==> inputs of job 4568 <==
==> flow/design.v (excerpt) <==
module vga_top(
	input ClkPort,
	input BtnC,
	input BtnU,
	input BtnD,
	input BtnR,
	input BtnL,
	input MoveTick,  
	output hSync, vSync,
	output [3:0] vgaR, vgaG, vgaB,
	output An0, An1, An2, An3, An4, An5, An6, An7,
	output Ca, Cb, Cc, Cd, Ce, Cf, Cg, Dp,
	output MemOE, MemWR, RamCS, QuadSpiFlashCS
	);
	wire Reset;
	assign Reset=BtnC;
	wire bright;
	wire[9:0] hc, vc;
	wire[3:0] lives;
	wire [6:0] ssdOut;
	wire [3:0] anode;
	wire [11:0] rgb;
	display_controller dc(.clk(ClkPort), .rst(Reset), .hSync(hSync), .vSync(vSync), .bright(bright), .hCount(hc), .vCount(vc));
	game_control sc(.clk(ClkPort), .en(MoveTick), .bright(bright), .rst(BtnC), .up(BtnU), .down(BtnD),.left(BtnL),.right(BtnR),.hCount(hc), .vCount(vc), .rgb(rgb), .lives(lives));
	display_lives cnt(.clk(ClkPort), .displayNumber(lives), .anode(anode), .ssdOut(ssdOut));
	assign vgaR = rgb[11 : 8];
	assign vgaG = rgb[7  : 4];
	assign vgaB = rgb[3  : 0];
	assign {MemOE, MemWR, RamCS, QuadSpiFlashCS} = 4'b1111;
	assign {An7, An6, An5, An4, An3, An2, An1, An0} = {4'b1111, anode};
	assign {Ca, Cb, Cc, Cd, Ce, Cf, Cg} = ssdOut[6 : 0];
	assign Dp = 1'b1;  
endmodule
Settings: LEC_CHECK=0, ABC_AREA=1, CAP_MARGIN=20, CELL_PAD_IN_SITES_DETAIL_PLACEMENT=0, CELL_PAD_IN_SITES_GLOBAL_PLACEMENT=3, CORE_MARGIN=3, CORE_UTILIZATION=40, CTS_CLUSTER_DIAMETER=160, CTS_CLUSTER_SIZE=42, GPL_TIMING_DRIVEN=0, MAX_ROUTING_LAYER=met4, MIN_ROUTING_LAYER=met2, PLACE_DENSITY=0.7, SLEW_MARGIN=15, TNS_END_PERCENT=50; clock period 12.0 ns.
run.sh (not shown) runs the stock make flow with config.mk's settings and CLKGATE_MAP_FILE=.
==> job 533 (differences from job 4568) <==
ABC_AREA = default   (was 1)
CELL_PAD_IN_SITES_DETAIL_PLACEMENT = default   (was 0)
CELL_PAD_IN_SITES_GLOBAL_PLACEMENT = default   (was 3)
CORE_MARGIN = 2   (was 3)
CORE_UTILIZATION = 65   (was 40)
CTS_CLUSTER_DIAMETER = default   (was 160)
CTS_CLUSTER_SIZE = default   (was 42)
GPL_TIMING_DRIVEN = default   (was 0)
MAX_ROUTING_LAYER = default   (was met4)
MIN_ROUTING_LAYER = default   (was met2)
PLACE_DENSITY = default   (was 0.7)
SLEW_MARGIN = 20   (was 15)
TNS_END_PERCENT = default   (was 50)
==> flow/constraint.sdc (replaced) <==
create_clock -name core_clock -period 8.85 [get_ports {ClkPort}]
set_input_delay 1.7700 -clock core_clock [delete_from_list [all_inputs] [get_ports {ClkPort}]]
set_output_delay 1.7700 -clock core_clock [all_outputs]
set_load 0.01 [all_outputs]
==> job 3258 (differences from job 4568) <==
ABC_AREA = default   (was 1)
CELL_PAD_IN_SITES_DETAIL_PLACEMENT = 1   (was 0)
CORE_MARGIN = 2   (was 3)
CTS_CLUSTER_DIAMETER = 310   (was 160)
CTS_CLUSTER_SIZE = default   (was 42)
GPL_TIMING_DRIVEN = default   (was 0)
MAX_ROUTING_LAYER = default   (was met4)
MIN_ROUTING_LAYER = default   (was met2)
PLACE_DENSITY = default   (was 0.7)
PLACE_DENSITY_LB_ADDON = 0.16   (was default)
SLEW_MARGIN = 20   (was 15)
TNS_END_PERCENT = default   (was 50)
==> Changelog: implementation <==
### Physical design

* Simple-Gate Area Share at 24.6%
* Yosys chip area at between 0.02 and 0.025 mm²
* Mapped cell area at 0.0229 mm²
* Post-synthesis adder-cell area fraction at between 20% and 30%
* Die width at 243 µm
* Core ar. at 0.0565 mm²
* Fp_density at between 40% and 50%
* Status: no timing/DRC/antenna violations
* Xor/xnor share at ~8.7%
* Comb area leader: AND-OR/OR-AND gates
* Top cells by count, synth: 377 x ha_1, 281 x nand2_1, 265 x nor2_1
[end of results for job 3258]
==> Changelog: implementation <==
### Physical design

* Post-synthesis adder-cell area fraction at 20.7%
* Xor/xnor share at 8.69%
* Simple-Gate Area Share at 24.6%
* Core ar. at 0.0346 mm²
* Top cells by count, synth: 377 x ha_1, 281 x nand2_1, 265 x nor2_1
* Sw power at 3.44 mW
* Comb area leader: AND-OR/OR-AND gates
* Yosys chip area at 0.0229 mm²
* Status: no timing/DRC/antenna violations
[end of results for job 533]
==> Changelog: implementation <==
### Metrics

* Fail Step: global placement (3_3_place_gp)
* Post-synthesis adder-cell area fraction at 18.5%
* Top cells by count, synth: 678 x nand2_1, 601 x nor2_1, 506 x inv_1
* FP Rows at 91
* Core ar. at 0.0624 mm²
* Unique cell types at 82
* Mapped cell area at around 0.026 mm²
* First Err: [ERROR GPL-0301] Utilization 100.548 % exceeds 100%.
* Fp_density at approximately 41%
* Xor/xnor share at 5.14%
* Die width at ~260 µm
* Yosys chip area at 0.0255 mm²
* Synth Area in Compound Gates at 18.5%
* Comb area leader: simple AND/OR/NAND/NOR gates
* Status: aborted with a tool error
* Simple-Gate Area Share at 35.3%
[end of results for job 4568]
Power figures rest on the tool's default switching activity, not on a simulated workload.
